== run 1 ==
==> flow/design.v (excerpt) <==
module UART
#(
    parameter [ 2:0] WAIT_ACTI      = 3'b001,
    parameter [ 2:0] SEND_CHAR      = 3'b010,
    parameter [ 2:0] RDY            = 3'b011,
    parameter [ 2:0] WAIT_RDY       = 3'b100,
    parameter [ 3:0] BTN_STR_LEN    = 4'd8,
    parameter [ 1:0] PARROT_STR_LEN = 2'd3,
    parameter        BTN            = 1'b0,
    parameter        PARROT         = 1'b1,
    parameter [13:0] BAUD_TMR_MAX   = 14'd15  
)
(
    input  wire CLK,        
    input  wire rst,        
    input  wire btn_0,      
    output wire UART_TX,    
    input  wire UART_RX     
);
Size in the first run: about 4200 cells after synthesis, about 2200 flip-flops, about 84000 um2 of cells after synthesis.
export LEC_CHECK = 0
export CAP_MARGIN = 20
export CORE_MARGIN = 2
export CORE_UTILIZATION = 40
export SLEW_MARGIN = 20
create_clock -name core_clock -period 10.0 [get_ports {CLK}]
run.sh (not shown) runs the stock make flow with config.mk's settings and CLKGATE_MAP_FILE=.
Modified inputs, run 2 compared to run 1
# run 1
export LEC_CHECK = 0
export CAP_MARGIN = 20
export CORE_MARGIN = 2
export CORE_UTILIZATION = 40
export SLEW_MARGIN = 20
create_clock -name core_clock -period 10.0 [get_ports {CLK}]
# run 2
export LEC_CHECK = 0
export CAP_MARGIN = 20
export CORE_MARGIN = 2
export CORE_UTILIZATION = 72
export CTS_CLUSTER_DIAMETER = 395
export PLACE_DENSITY_LB_ADDON = 0.01
export SETUP_SLACK_MARGIN = 0.73
export SLEW_MARGIN = 20
create_clock -name core_clock -period 2.77 [get_ports {CLK}]
### Flow results
In run 2 the implementation completed, yet the final layout does not meet the checks, the culprit being negative setup slack. Going from run 1 to run 2, hold path depth grew by 2; time the final worst path needs with I/O delays and setup shrank by 1.41 ns; delay of the slowest cell on the worst path grew by 0.31 ns; detailed-route vias per instance grew by about 30%; setup slack shrank by 5.82 ns. The lower depth of the critical timing path with buffers and inverters included came out of run 2. From run 1 to run 2 the numbers moved as follows: maximum number of pins on one net before global-route repair saw a decrease; first-pass GRT wire length went up by 16%.
--- input diff run 2..run 3 ---
# run 2
export LEC_CHECK = 0
export CAP_MARGIN = 20
export CORE_MARGIN = 2
export CORE_UTILIZATION = 72
export CTS_CLUSTER_DIAMETER = 395
export PLACE_DENSITY_LB_ADDON = 0.01
export SETUP_SLACK_MARGIN = 0.73
export SLEW_MARGIN = 20
create_clock -name core_clock -period 2.77 [get_ports {CLK}]
# run 3
export LEC_CHECK = 0
export CAP_MARGIN = 20
export CORE_MARGIN = 2
export CORE_UTILIZATION = 65
export CTS_CLUSTER_DIAMETER = 234
export MAX_ROUTING_LAYER = met4
export SLEW_MARGIN = 20
export TNS_END_PERCENT = 5
create_clock -name core_clock -period 6.52 [get_ports {CLK}]
==> comparison <==
- No stage failed in run 3, and the final checks on the layout all came back clean.
- Taking run 3 as 1.0, run 2 lands at 1.11 on cell area after layout.
- Worst setup slack delta (run 3 − run 2): favourable
- Relative to run 2, the non-clock buffer count measured on run 3 has decreased by more than half.
What run 4 does differently from run 3 at the input level:
# run 3
export LEC_CHECK = 0
export CAP_MARGIN = 20
export CORE_MARGIN = 2
export CORE_UTILIZATION = 65
export CTS_CLUSTER_DIAMETER = 234
export MAX_ROUTING_LAYER = met4
export SLEW_MARGIN = 20
export TNS_END_PERCENT = 5
create_clock -name core_clock -period 6.52 [get_ports {CLK}]
# run 4
export LEC_CHECK = 0
export CAP_MARGIN = 20
export CORE_MARGIN = 2
export CORE_UTILIZATION = 72
export CTS_CLUSTER_DIAMETER = 365
export CTS_CLUSTER_SIZE = 22
export HOLD_SLACK_MARGIN = 0.3
export PLACE_DENSITY_LB_ADDON = 0.01
export SETUP_SLACK_MARGIN = 0.83
export SLEW_MARGIN = 20
create_clock -name core_clock -period 2.91 [get_ports {CLK}]
==> comparison <==
- [compare] base=run 3 new=run 4: number of instances on the worst hold path has increased, tap cell count has decreased.
- The sequential share of layout area of run 4 is lower than that of run 3.
- Run 4 vs run 3 on buffering overhead: run 4 is the higher one.
- Taking run 3 over run 4, the detailed-route via count ratio works out to 0.920.
- Of run 3 and run 4, just one finished clean: run 3.
- Run 4 completed end to end; final checks failed (negative setup slack).
- reg -> reg as the path category of the worst min-delay check was reported by run 3, and in -> reg by run 4.
